## fifo
module fifo #(
    parameter DATA_WIDTH = 16,
    parameter DEPTH = 64, 
    parameter ALMOST_FULL_THRESH = 56,
    parameter ALMOST_EMPTY_THRESH = 8
)(
    input                   clk,
    input                   rst_n,        
    input                   wr_en,
    input  [DATA_WIDTH-1:0] wr_data,
    input                   rd_en,
    output reg [DATA_WIDTH-1:0] rd_data,
    output                  full,
    output                  empty,
    output                  almost_full,
    output                  almost_empty,
    output                  overflow_err,
    output                  underflow_err,
    output [DATA_WIDTH-1:0] fifo_count
);
    function integer clog2;
        input integer value;
        integer i;
        begin
            clog2 = 0;
            for (i = value-1; i > 0; i = i >> 1)
                clog2 = clog2 + 1;
        end
    endfunction
    localparam ADDR_WIDTH = clog2(DEPTH);
    reg [DATA_WIDTH-1:0] mem [0:DEPTH-1];
    reg [ADDR_WIDTH-1:0] write_pointer;    
    reg [ADDR_WIDTH-1:0] read_pointer;     
    reg [clog2(DEPTH+1)-1:0] count;        
    reg overflow_flag, underflow_flag;
    assign full         = (count == DEPTH);
    assign empty        = (count == 0);
    assign almost_full  = (count >= ALMOST_FULL_THRESH);
    assign almost_empty = (count <= ALMOST_EMPTY_THRESH);
    assign overflow_err = overflow_flag;
    assign underflow_err= underflow_flag;
    assign fifo_count   = count;
    always @(posedge clk) begin
        if (wr_en && !full)
            mem[write_pointer] <= wr_data;
    end
    always @(posedge clk or negedge rst_n) begin
        if (!rst_n) begin
            write_pointer <= 0;
        end else if (wr_en) begin
            if (!full) begin
                write_pointer <= write_pointer + 1'b1;
            end
        end
    end
    always @(posedge clk or negedge rst_n) begin
        if (!rst_n) begin
            read_pointer <= 0;
            rd_data <= 0;
  ...
Size in the first run: about 4100 cells after synthesis, ~1100 flip-flops, ~58 I/O pins, roughly 45000 sq um of cells after synthesis.
clock: 2.28 ns
lec_check: 0
abc_area: 1
cap_margin: 20
cell_pad_in_sites_detail_placement: 0
cell_pad_in_sites_global_placement: 1
core_margin: 2
core_utilization: 57
gpl_routability_driven: 0
place_density_lb_addon: 0.14
setup_slack_margin: 0.63
slew_margin: 20
tns_end_percent: 95
run.sh (not shown) runs the stock make flow with config.mk's settings and CLKGATE_MAP_FILE=.
Then changed:
==> flow/config.mk (replaced) <==
export PLATFORM = sky130hd
export DESIGN_NAME = fifo
export DESIGN_NICKNAME = fifo
export VERILOG_FILES = /design/flow/design.v
export SDC_FILE = /design/flow/constraint.sdc
export NUM_CORES = 4
export LEC_CHECK = 0
export CAP_MARGIN = 20
export CORE_MARGIN = 2
export CORE_UTILIZATION = 72
export CTS_CLUSTER_DIAMETER = 388
export PLACE_DENSITY = 0.6
export SLEW_MARGIN = 20
==> flow/constraint.sdc (replaced) <==
create_clock -name core_clock -period 2.65 [get_ports {clk}]
set_input_delay 0.5300 -clock core_clock [delete_from_list [all_inputs] [get_ports {clk}]]
set_output_delay 0.5300 -clock core_clock [all_outputs]
set_load 0.01 [all_outputs]
After rerunning: With this change the flow finished but failed the layout checks on negative setup slack; register-to-register slack loses 0.15 ns; setup slack loses 0.15 ns; clock skew went up by 0.017 ns; final area went down by 13%; routed wire length went down by 17%; non-clock buffer count went down by 105; combinational power went down by 50%; worst hold slack loses 0.050 ns.
Then changed:
--- a/flow/config.mk
+++ b/flow/config.mk
@@ -6,8 +6,10 @@
 export NUM_CORES = 4
 export LEC_CHECK = 0
-export CAP_MARGIN = 20
+export CAP_MARGIN = 15
 export CORE_MARGIN = 2
-export CORE_UTILIZATION = 72
-export CTS_CLUSTER_DIAMETER = 388
+export CORE_UTILIZATION = 70
+export CTS_CLUSTER_DIAMETER = 374
+export CTS_CLUSTER_SIZE = 14
 export PLACE_DENSITY = 0.6
+export SETUP_SLACK_MARGIN = -0.18
 export SLEW_MARGIN = 20
==> flow/constraint.sdc (replaced) <==
create_clock -name core_clock -period 1.84 [get_ports {clk}]
set_input_delay 0.3680 -clock core_clock [delete_from_list [all_inputs] [get_ports {clk}]]
set_output_delay 0.3680 -clock core_clock [all_outputs]
set_load 0.01 [all_outputs]
The new run finished but failed the layout checks on negative setup slack; via count is lower by 1.4%; worst setup slack degrades by 0.83 ns; core utilization went down by 0.96 points; final area went up by 1.4%.
Then changed:
==> flow/config.mk (replaced) <==
export PLATFORM = sky130hd
export DESIGN_NAME = fifo
export DESIGN_NICKNAME = fifo
export VERILOG_FILES = /design/flow/design.v
export SDC_FILE = /design/flow/constraint.sdc
export NUM_CORES = 4
export LEC_CHECK = 0
export ABC_AREA = 1
export CAP_MARGIN = 20
export CELL_PAD_IN_SITES_DETAIL_PLACEMENT = 0
export CELL_PAD_IN_SITES_GLOBAL_PLACEMENT = 0
export CORE_ASPECT_RATIO = 1.06
export CORE_MARGIN = 2
export CORE_UTILIZATION = 66
export SETUP_SLACK_MARGIN = -0.17
export SLEW_MARGIN = 20
==> flow/constraint.sdc (replaced) <==
create_clock -name core_clock -period 2.28 [get_ports {clk}]
set_input_delay 0.4560 -clock core_clock [delete_from_list [all_inputs] [get_ports {clk}]]
set_output_delay 0.4560 -clock core_clock [all_outputs]
set_load 0.01 [all_outputs]
The new run ran to the end with violations: negative setup slack.
Worst hold slack got worse by 0.13 ns.
Clock-buffer cell count went up by 18.
Die area went up by 16%.
Routed wire length went up by 15%.
Power went down by 11%.
Clock power hardly moves.
Cell count went up by 69%.
Global-route usage went down by 1.4 points.
Then changed:
==> flow/config.mk (replaced) <==
export PLATFORM = sky130hd
export DESIGN_NAME = fifo
export DESIGN_NICKNAME = fifo
export VERILOG_FILES = /design/flow/design.v
export SDC_FILE = /design/flow/constraint.sdc
export NUM_CORES = 4
export LEC_CHECK = 0
export ABC_AREA = 0
export CAP_MARGIN = 20
export CELL_PAD_IN_SITES_DETAIL_PLACEMENT = 0
export CELL_PAD_IN_SITES_GLOBAL_PLACEMENT = 1
export CORE_MARGIN = 7
export CORE_UTILIZATION = 57
export CTS_CLUSTER_DIAMETER = 126
export GPL_ROUTABILITY_DRIVEN = 0
export MAX_ROUTING_LAYER = met4
export PLACE_DENSITY_LB_ADDON = 0.14
export SLEW_MARGIN = 20
export TNS_END_PERCENT = 95
Outcome: The changed run finished but failed the layout checks on negative setup slack; global-route usage is lower by 9.7 points; via count went down by 32%; synthesized area decreases by 8.5%; core utilization goes down by 6.9 points; non-clock buffer count went up by 88.

---

== main ==
fifo again, from the RTL that the note above started with.
export LEC_CHECK = 0
export ABC_AREA = 1
export CAP_MARGIN = 5
export CELL_PAD_IN_SITES_DETAIL_PLACEMENT = 0
export CELL_PAD_IN_SITES_GLOBAL_PLACEMENT = 0
export CORE_MARGIN = 2
export CORE_UTILIZATION = 72
export CTS_CLUSTER_SIZE = 76
export HOLD_SLACK_MARGIN = -0.09
export PLACE_DENSITY = 0.65
export SETUP_SLACK_MARGIN = 0.31
export SLEW_MARGIN = 20
create_clock -name core_clock -period 1.76 [get_ports {clk}]
The flow for main finished, though final verification flagged setup timing.
The following lists how the feature branch was set up differently from main:
# main
export LEC_CHECK = 0
export ABC_AREA = 1
export CAP_MARGIN = 5
export CELL_PAD_IN_SITES_DETAIL_PLACEMENT = 0
export CELL_PAD_IN_SITES_GLOBAL_PLACEMENT = 0
export CORE_MARGIN = 2
export CORE_UTILIZATION = 72
export CTS_CLUSTER_SIZE = 76
export HOLD_SLACK_MARGIN = -0.09
export PLACE_DENSITY = 0.65
export SETUP_SLACK_MARGIN = 0.31
export SLEW_MARGIN = 20
create_clock -name core_clock -period 1.76 [get_ports {clk}]
# the feature branch
export LEC_CHECK = 0
export CAP_MARGIN = 20
export CORE_MARGIN = 2
export CORE_UTILIZATION = 40
export PLACE_DENSITY = 0.6
export SLEW_MARGIN = 20
create_clock -name core_clock -period 3.12 [get_ports {clk}]
==> comparison <==
Summary of main and the feature branch: one run falls short of a clean finish, namely main. Layout checks on main: not met. Flow itself completed; violations: setup timing. Compared to main, the feature branch has worst-case headroom to the max-slew limit 26 points lower. The delay of the slowest critical-path stage reported for the feature branch is greater than that of main by 0.09 ns. The feature branch: peak supply drop lower than main. The feature branch ended up with a lower wire length after detailed routing than main did. Number of global-route vias before repair went down by more than a quarter going from main to the feature branch. The pre-CTS setup slack number comes out higher for the feature branch vs main. Between main and the feature branch, placed cell area decreased. The feature branch vs main on wire length of the first global-routing pass: the feature branch is the lower one. Between main and the feature branch, the flow reports area after synthesis decreasing by a little under 10%.

---

oak:
The RTL this note starts from:
==> flow/design.v <==
`timescale 1ns / 1ps
module fifo #(
    parameter DATA_WIDTH = 16,
    parameter DEPTH = 64, 
    parameter ALMOST_FULL_THRESH = 56,
    parameter ALMOST_EMPTY_THRESH = 8
)(
    input                   clk,
    input                   rst_n,        
    input                   wr_en,
    input  [DATA_WIDTH-1:0] wr_data,
    input                   rd_en,
    output reg [DATA_WIDTH-1:0] rd_data,
    output                  full,
    output                  empty,
    output                  almost_full,
    output                  almost_empty,
    output                  overflow_err,
    output                  underflow_err,
    output [DATA_WIDTH-1:0] fifo_count
);
    function integer clog2;
        input integer value;
        integer i;
        begin
            clog2 = 0;
            for (i = value-1; i > 0; i = i >> 1)
                clog2 = clog2 + 1;
        end
    endfunction
    localparam ADDR_WIDTH = clog2(DEPTH);
    reg [DATA_WIDTH-1:0] mem [0:DEPTH-1];
    reg [ADDR_WIDTH-1:0] write_pointer;    
    reg [ADDR_WIDTH-1:0] read_pointer;     
    reg [clog2(DEPTH+1)-1:0] count;        
    reg overflow_flag, underflow_flag;
    assign full         = (count == DEPTH);
    assign empty        = (count == 0);
    assign almost_full  = (count >= ALMOST_FULL_THRESH);
    assign almost_empty = (count <= ALMOST_EMPTY_THRESH);
    assign overflow_err = overflow_flag;
    assign underflow_err= underflow_flag;
    assign fifo_count   = count;
    always @(posedge clk) begin
        if (wr_en && !full)
            mem[write_pointer] <= wr_data;
    end
    always @(posedge clk or negedge rst_n) begin
        if (!rst_n) begin
            write_pointer <= 0;
        end else if (wr_en) begin
            if (!full) begin
                write_pointer <= write_pointer + 1'b1;
            end
        end
    end
    always @(posedge clk or negedge rst_n) begin
        if (!rst_n) begin
            read_pointer <= 0;
            rd_data <= 0;
        end else if (rd_en) begin
            if (!empty) begin
                rd_data <= mem[read_pointer];
                read_pointer <= read_pointer + 1'b1;
            end
        end
    end
    always @(posedge clk or negedge rst_n) begin
        if (!rst_n) begin
            count <= 0;
        end else begin
            case ({wr_en && !full, rd_en && !empty})
                2'b10: count <= count + 1'b1; 
                2'b01: count <= count - 1'b1;
                default: count <= count;      
            endcase
        end
    end
    always @(posedge clk or negedge rst_n) begin
        if (!rst_n) begin
            overflow_flag  <= 1'b0;
            underflow_flag <= 1'b0;
        end else begin
            if (wr_en && full)
                overflow_flag <= 1'b1;
            else if (overflow_flag && rd_en && !empty)
                overflow_flag <= 1'b0;
            if (rd_en && empty)
                underflow_flag <= 1'b1;
            else if (underflow_flag && wr_en && !full)
                underflow_flag <= 1'b0;
        end
    end
endmodule
clock: 4.31 ns
lec_check: 0
cap_margin: 35
cell_pad_in_sites_global_placement: 0
core_aspect_ratio: 0.98
core_margin: 2
core_utilization: 66
cts_cluster_diameter: 209
gpl_routability_driven: 0
min_routing_layer: met2
place_density: 0.64
slew_margin: 20
tns_end_percent: 50
--- input diff oak..pine ---
# oak
export LEC_CHECK = 0
export CAP_MARGIN = 35
export CELL_PAD_IN_SITES_GLOBAL_PLACEMENT = 0
export CORE_ASPECT_RATIO = 0.98
export CORE_MARGIN = 2
export CORE_UTILIZATION = 66
export CTS_CLUSTER_DIAMETER = 209
export GPL_ROUTABILITY_DRIVEN = 0
export MIN_ROUTING_LAYER = met2
export PLACE_DENSITY = 0.64
export SLEW_MARGIN = 20
export TNS_END_PERCENT = 50
create_clock -name core_clock -period 4.31 [get_ports {clk}]
# pine
export LEC_CHECK = 0
export ABC_AREA = 1
export CAP_MARGIN = 20
export CORE_MARGIN = 2
export CORE_UTILIZATION = 70
export CTS_CLUSTER_SIZE = 71
export PLACE_DENSITY = 0.6
export SLEW_MARGIN = 20
create_clock -name core_clock -period 1.73 [get_ports {clk}]
## What came out
Layout filler cell count: pine < oak. A start point of the critical path of count[3] is what oak shows, while read_pointer[0] belongs to pine. On pine: post-route worst setup slack is 1.05 ns lower than what oak gave. pine ran in full, but the layout does not pass; the checks complain about setup timing. Fraction of the core area covered by cells at the end of the flow in pine is 11 points above oak. Of pine and oak, the run reporting the lower multi-input combinational cell area was oak. pine against oak: total standard cell area after synthesis saw an increase, minimum clock period after layout decreased by 1.53 ns relative to the old numbers.

---

## run A
RTL: the design.v shown in full above, as it stands there.
clock: 3.12 ns
lec_check: 0
cap_margin: 20
core_margin: 2
core_utilization: 39
place_density: 0.6
slew_margin: 20
Run A | status: complete | timing, DRC, antenna: pass
### run A -> run B
# run A
export LEC_CHECK = 0
export CAP_MARGIN = 20
export CORE_MARGIN = 2
export CORE_UTILIZATION = 39
export PLACE_DENSITY = 0.6
export SLEW_MARGIN = 20
create_clock -name core_clock -period 3.12 [get_ports {clk}]
# run B
export LEC_CHECK = 0
export ABC_AREA = 1
export CAP_MARGIN = 20
export CELL_PAD_IN_SITES_DETAIL_PLACEMENT = 0
export CELL_PAD_IN_SITES_GLOBAL_PLACEMENT = 0
export CORE_MARGIN = 2
export CORE_UTILIZATION = 72
export PLACE_DENSITY = 0.67
export SETUP_SLACK_MARGIN = -0.17
export SLEW_MARGIN = 20
create_clock -name core_clock -period 1.76 [get_ports {clk}]
Run B had finished all stages when the layout checks came back failing, citing negative setup slack. Of run B and run A, run A shows the lower internal power contribution, with run B above it. Looking at register-to-register slack, run B sits below run A. Diff run A -> run B: count of different cell masters after synthesis -27; relative contribution of the clock network to total power -4.9 points; measured slew at the worst slew-check pin -0.23 ns. In the reports for run B and run A, the smaller hold slack belongs to run A. On clock latency reported for the late side of the worst-skew pair, run B and run A are basically level. Chip area line of the yosys report: run B > run A. Diff run A -> run B | core occupancy in the finished layout | increase of 43 points. Compared run B vs run A, and max-slew headroom at the worst pin is up in run B.
Relative to run B, the following input files were edited for run C:
# run B
export LEC_CHECK = 0
export ABC_AREA = 1
export CAP_MARGIN = 20
export CELL_PAD_IN_SITES_DETAIL_PLACEMENT = 0
export CELL_PAD_IN_SITES_GLOBAL_PLACEMENT = 0
export CORE_MARGIN = 2
export CORE_UTILIZATION = 72
export PLACE_DENSITY = 0.67
export SETUP_SLACK_MARGIN = -0.17
export SLEW_MARGIN = 20
create_clock -name core_clock -period 1.76 [get_ports {clk}]
# run C
export LEC_CHECK = 0
export ABC_AREA = 1
export CAP_MARGIN = 5
export CELL_PAD_IN_SITES_DETAIL_PLACEMENT = 0
export CELL_PAD_IN_SITES_GLOBAL_PLACEMENT = 0
export CORE_MARGIN = 2
export CORE_UTILIZATION = 72
export CTS_CLUSTER_SIZE = 76
export MAX_ROUTING_LAYER = met4
export PLACE_DENSITY = 0.65
export SETUP_SLACK_MARGIN = 0.31
export SLEW_MARGIN = 20
create_clock -name core_clock -period 1.76 [get_ports {clk}]
- Layout checks on run C: not met. Flow itself completed; violations: negative setup slack.
- Filler-free cell count of the finished design ends up lower on run B.
- Between run C and run B, the mean cell area of the mapped netlist figures differ only marginally.
- Period utilization for run C: 4.4 points up relative to run B
- When run C is set beside run B, its worst slack at placement turns out to be 0.17 ns smaller.
- Relative to run B, cell area has increased by about 2.8% in run C.
- [diff] final period demand of the worst path, run C relative to run B: regression
- The lower critical path depth of run C and run B is in run B.
- Of run C and run B, run C shows the lower sequential share of layout area, with run B above it.
- Non-clock buffer instance count of the final layout for run C: about 30% up relative to run B
- STATUS net switching power: run C loses against run B
- Run C — number of clock-tree buffers in the layout 7.0% higher, run B as reference
> inputs changed (run C -> run D)
# run C
export LEC_CHECK = 0
export ABC_AREA = 1
export CAP_MARGIN = 5
export CELL_PAD_IN_SITES_DETAIL_PLACEMENT = 0
export CELL_PAD_IN_SITES_GLOBAL_PLACEMENT = 0
export CORE_MARGIN = 2
export CORE_UTILIZATION = 72
export CTS_CLUSTER_SIZE = 76
export MAX_ROUTING_LAYER = met4
export PLACE_DENSITY = 0.65
export SETUP_SLACK_MARGIN = 0.31
export SLEW_MARGIN = 20
create_clock -name core_clock -period 1.76 [get_ports {clk}]
# run D
export LEC_CHECK = 0
export ABC_AREA = 1
export CAP_MARGIN = 20
export CORE_MARGIN = 2
export CORE_UTILIZATION = 72
export CTS_CLUSTER_SIZE = 74
export PLACE_DENSITY = 0.42
export SETUP_SLACK_MARGIN = -0.12
export SLEW_MARGIN = 20
create_clock -name core_clock -period 1.73 [get_ports {clk}]
--- outcome ---
The flow completed for run C, but it is not clean: the layout still shows negative setup slack.
Although it ran to completion, run D produced a layout that fails the final checks because of negative setup slack.
Run C → run D: power grew by about 2.5%, core utilization shrank by 1.3 points, vias after detailed routing shrank by 1,453, depth of the most critical reg-to-reg path shrank by 1, global-route usage shrank by 1.3 points.
NOTE wire length of the first global-routing pass run C->run D increased slightly
No activity file was given, so power comes from the tool's default toggle rates.
